Setup of job 101:
==> flow/design.v (excerpt) <==
module adpll_ctr
   (
    input                     rst,
    input                     clk,
    input                     valid,
    input [5-1:0] address,
    input [26-1:0] wdata,
    input                     wstrb,
    output [1:0]              rdata,
    output reg                ready,
    input                     data_mod,  
    output                    dco_pd,
    output reg [1:0]          dco_osc_gain,
    output [4:0]              dco_c_l_rall,
    output [4:0]              dco_c_l_row,
    output [4:0]              dco_c_l_col,
    output [15:0]             dco_c_m_rall,
    output [15:0]             dco_c_m_row,
    output [15:0]             dco_c_m_col,
    output [15:0]             dco_c_s_rall,
    output [15:0]             dco_c_s_row,
    output [15:0]             dco_c_s_col,
    output                    tdc_pd,
    output                    tdc_pd_inj,
    output reg [2:0]          tdc_ctr_freq,
    input [6:0]               tdc_ripple_count,
    input [15:0]              tdc_phase
    );
Size in the first run: roughly 5700 cells after synthesis, ~180 I/O pins, roughly 46000 um^2 of cells after synthesis.
make LEC_CHECK=0 CAP_MARGIN=10 CELL_PAD_IN_SITES_DETAIL_PLACEMENT=1 CORE_ASPECT_RATIO=1.08 CORE_MARGIN=7 CORE_UTILIZATION=62 GPL_ROUTABILITY_DRIVEN=1 MAX_ROUTING_LAYER=met5 SLEW_MARGIN=20 finish   # period 59.4 ns
run.sh (not shown) runs the stock make flow with config.mk's settings and CLKGATE_MAP_FILE=.
Job 101 failed in global routing with GRT-0232.
The following lists how job 102 was set up differently from job 101:
# job 101
export LEC_CHECK = 0
export CAP_MARGIN = 10
export CELL_PAD_IN_SITES_DETAIL_PLACEMENT = 1
export CORE_ASPECT_RATIO = 1.08
export CORE_MARGIN = 7
export CORE_UTILIZATION = 62
export GPL_ROUTABILITY_DRIVEN = 1
export MAX_ROUTING_LAYER = met5
export SLEW_MARGIN = 20
create_clock -name core_clock -period 59.4 [get_ports {clk}]
# job 102
export LEC_CHECK = 0
export CAP_MARGIN = 20
export CORE_MARGIN = 2
export CORE_UTILIZATION = 65
export SLEW_MARGIN = 20
export TNS_END_PERCENT = 5
create_clock -name core_clock -period 27.4 [get_ports {clk}]
Results
Seen in the log of job 102: GRT-0232 during global routing, after which the run never completed. Job 101 did not finish: a tool error stopped it during global routing. Row post-placement worst setup slack: job 102 lower / job 101 higher. Of job 102 and job 101, job 101 shows the lower post-cts resize count, with job 102 above it. Diff job 101 -> job 102: die size down about 11%; count of placed standard cells including taps now larger; die span in y dropped 9.1%. Job 102 vs. job 101: starting density of the core went up by 3.0 points. Job 102: cell area reported after detailed placement higher than job 101.
What job 103 does differently from job 102 at the input level:
# job 102
export LEC_CHECK = 0
export CAP_MARGIN = 20
export CORE_MARGIN = 2
export CORE_UTILIZATION = 65
export SLEW_MARGIN = 20
export TNS_END_PERCENT = 5
create_clock -name core_clock -period 27.4 [get_ports {clk}]
# job 103
export LEC_CHECK = 0
export CAP_MARGIN = 20
export CORE_MARGIN = 2
export CORE_UTILIZATION = 10
export PLACE_DENSITY = 0.6
export SLEW_MARGIN = 20
create_clock -name core_clock -period 58.8 [get_ports {clk}]
## What came out
The share of cell area taken by muxes after synthesis on job 103 is in line with that on job 102.
Diff job 102..job 103 | fraction of registers with async set or reset after synthesis | unchanged
Going from job 102 to job 103, total cells reported by yosys after synthesis neither gained nor lost much; number of placement rows picked up an extra 151; synthesized area neither gained nor lost much.
Reported for job 103 and job 102, fraction of synthesized cell area in xor and xnor cells turned out identical to the last digit.
Comparing the two runs side by side, job 103 comes out behind job 102 on die size.
Re cell count after synthesis: no difference whatsoever between job 103 and job 102.
In summary, job 103 completed successfully, with a layout that passed the timing, DRC and antenna checks.
Job 103 vs. job 102: cell area reported after detailed placement dropped about 4%, half-perimeter wire length after placement rose by 3200 um.
For job 104, these inputs were changed with respect to job 103:
# job 103
export LEC_CHECK = 0
export CAP_MARGIN = 20
export CORE_MARGIN = 2
export CORE_UTILIZATION = 10
export PLACE_DENSITY = 0.6
export SLEW_MARGIN = 20
create_clock -name core_clock -period 58.8 [get_ports {clk}]
# job 104
export LEC_CHECK = 0
export CAP_MARGIN = 20
export CORE_MARGIN = 2
export CORE_UTILIZATION = 68
export MAX_ROUTING_LAYER = met4
export PLACE_DENSITY = 0.6
export SETUP_SLACK_MARGIN = 5.0
export SLEW_MARGIN = 20
create_clock -name core_clock -period 40.0 [get_ports {clk}]
## What came out
[compare] base=job 103 new=job 104: worst path setup slack after routing has decreased; met3 wirelength from detailed routing increased by about 65% relative to the old numbers; chip width now sits lower.


## juniper
Starting RTL as in the previous note.
make LEC_CHECK=0 CAP_MARGIN=20 CORE_MARGIN=2 CORE_UTILIZATION=72 CTS_CLUSTER_SIZE=15 SETUP_SLACK_MARGIN=3.12 SLEW_MARGIN=20 finish   # period 12.1 ns
juniper failed in 3_5_place_dp with DPL-0033.
#### Input delta (sierra over juniper)
Settings: CTS_CLUSTER_SIZE: 15 -> unset; SETUP_SLACK_MARGIN: 3.12 -> unset; CORE_UTILIZATION: 72 -> 58; the clock period (ns, I/O delays scaled along): 12.1 -> 32.3.
In sierra the implementation completed, yet the final layout does not meet the checks, the culprit being setup timing. 3_5_place_dp: juniper exited with error. Area of the core in sierra is 0.016 sq mm above juniper. Any difference in mean area per synthesized cell between juniper and sierra is small enough to ignore. As far as number of primary I/O pins goes, sierra and juniper are indistinguishable; the numbers are identical. Compare sierra and juniper | global placement routability congestion lower: sierra. Taking juniper as the reference, in sierra adder-cell share of the synthesized area ~0 delta, die height picked up an extra about 11%, number of core rows went up 11, yosys stat chip area barely changed, die outline width rose by 11%. Number of library cell types mapped by synthesis delta (sierra -> juniper): insignificant. Die size: sierra exceeds juniper.
For onyx, these inputs were changed with respect to sierra:
Settings: MAX_ROUTING_LAYER now met4, previously not set; TNS_END_PERCENT now 5, previously not set; HOLD_SLACK_MARGIN now -0.1, previously not set; CORE_UTILIZATION now 71, was 58; PLACE_DENSITY now 0.64, previously not set.
Findings:
- onyx terminated abnormally: 5_1_grt reported GRT-0232.
- sierra → onyx: combined area of all synthesized cells level, die outline area moved down, overall die height moved down, row count moved down.
- Diff onyx..sierra | count of flip-flops with a built-in enable after synthesis | unchanged
- | area of the core | onyx vs sierra | 18% lower |
- Diff sierra..onyx | sequential area share after synthesis | unchanged
Setup changes, onyx to zinc
Settings: HOLD_SLACK_MARGIN removed (was -0.1); PLACE_DENSITY removed (was 0.64); MAX_ROUTING_LAYER removed (was met4); SETUP_SLACK_MARGIN newly set to 5.0; CORE_UTILIZATION changed from 71 to 58; the clock period (ns, I/O delays scaled along) changed from 32.3 to 21.8.
### Flow results
- What the final checks of zinc revealed, after a flow that finished every stage, was a layout that fails on setup timing.
- Number of cells after detailed placement (onyx / zinc): 0.921
- Area of the core region: onyx and zinc compared, lower one is onyx
- Floorplan die height went up by more than 10% going from onyx to zinc.
- zinc against onyx: final weighted congestion of routability-driven global placement decreased by about 6% relative to the old numbers, die area increased by 22% relative to the old numbers, starting density of the core decreased by 13 points relative to the old numbers.
- The higher number of placement rows came out of zinc.
- [compare] base=onyx new=zinc: number of standard cells after synthesis roughly the same, chip area from the yosys synthesis statistics roughly the same, horizontal extent of the die higher.
Here is what was changed in the inputs of harbor compared with zinc.
Settings: PLACE_DENSITY: unset -> 0.6; SETUP_SLACK_MARGIN: 5.0 -> unset; CTS_CLUSTER_DIAMETER: unset -> 323; ABC_AREA: unset -> 1; the clock period (ns, I/O delays scaled along): 21.8 -> 25.4.
## What came out
Diff zinc -> harbor: worst slew margin relative to its limit increased 15 points; synthesis-to-layout area growth decreased 10 points.
Looking only at required arrival time at the worst endpoint, and setting everything else aside, the lower value of zinc and harbor goes to zinc.
harbor finished every stage; the final checks, however, were not passed, the failures being setup timing.


Starting RTL as in the previous note.
## adpll_ctr
module adpll_ctr
   (
    input                     rst,
    input                     clk,
    input                     valid,
    input [5-1:0] address,
    input [26-1:0] wdata,
    input                     wstrb,
    output [1:0]              rdata,
    output reg                ready,
    input                     data_mod,  
    output                    dco_pd,
    output reg [1:0]          dco_osc_gain,
    output [4:0]              dco_c_l_rall,
    output [4:0]              dco_c_l_row,
    output [4:0]              dco_c_l_col,
    output [15:0]             dco_c_m_rall,
    output [15:0]             dco_c_m_row,
    output [15:0]             dco_c_m_col,
    output [15:0]             dco_c_s_rall,
    output [15:0]             dco_c_s_row,
    output [15:0]             dco_c_s_col,
    output                    tdc_pd,
    output                    tdc_pd_inj,
    output reg [2:0]          tdc_ctr_freq,
    input [6:0]               tdc_ripple_count,
    input [15:0]              tdc_phase
    );
==> flow/config.mk <==
export PLATFORM = sky130hd
export DESIGN_NAME = adpll_ctr
export DESIGN_NICKNAME = adpll_ctr
export VERILOG_FILES = /design/flow/design.v
export SDC_FILE = /design/flow/constraint.sdc
export NUM_CORES = 4
export LEC_CHECK = 0
export CAP_MARGIN = 5
export CORE_MARGIN = 2
export CORE_UTILIZATION = 72
export CTS_CLUSTER_DIAMETER = 297
export MAX_ROUTING_LAYER = met4
export PLACE_DENSITY = 0.6
export SETUP_SLACK_MARGIN = 2.56
export SLEW_MARGIN = 30
==> flow/constraint.sdc <==
create_clock -name core_clock -period 21.8 [get_ports {clk}]
set_input_delay 4.3600 -clock core_clock [delete_from_list [all_inputs] [get_ports {clk}]]
set_output_delay 4.3600 -clock core_clock [all_outputs]
set_load 0.01 [all_outputs]
The starting point never finished: it broke off in clock tree synthesis on DPL-0038.
Then changed:
- CAP_MARGIN: 5 -> 20
- CORE_UTILIZATION: 72 -> 58
- CTS_CLUSTER_DIAMETER: 297 -> not set
- MAX_ROUTING_LAYER: met4 -> not set
- PLACE_DENSITY: 0.6 -> not set
- SETUP_SLACK_MARGIN: 2.56 -> not set
- SLEW_MARGIN: 30 -> 20
Effect:
- The changed run failed in global routing (ODB-0269)
- die size came out higher by 24%
- synthesized cell count does not change
- area after synthesis stays the same
Then changed:
- CORE_UTILIZATION: 58 -> 40
- PLACE_DENSITY: not set -> 0.6
- clock period: 21.8 -> 39.3 ns (I/O delays scaled with it)
Effect: With this change the flow went through all stages and came out clean; die size is higher by 44%; synthesized cell count does not change; synthesized area does not change.
Then changed:
- CORE_UTILIZATION: 40 -> 58
- TNS_END_PERCENT: not set -> 5
- clock period: 39.3 -> 31.1 ns (I/O delays scaled with it)
Result: The changed run completed and failed the layout checks on setup timing. Sequential share of layout area fell by 3.6 points. Via count grows by roughly a tenth. Core utilization is higher by 33 points. Setup slack gets worse by 2.1 ns. Routed wire length went up by a little under a tenth.
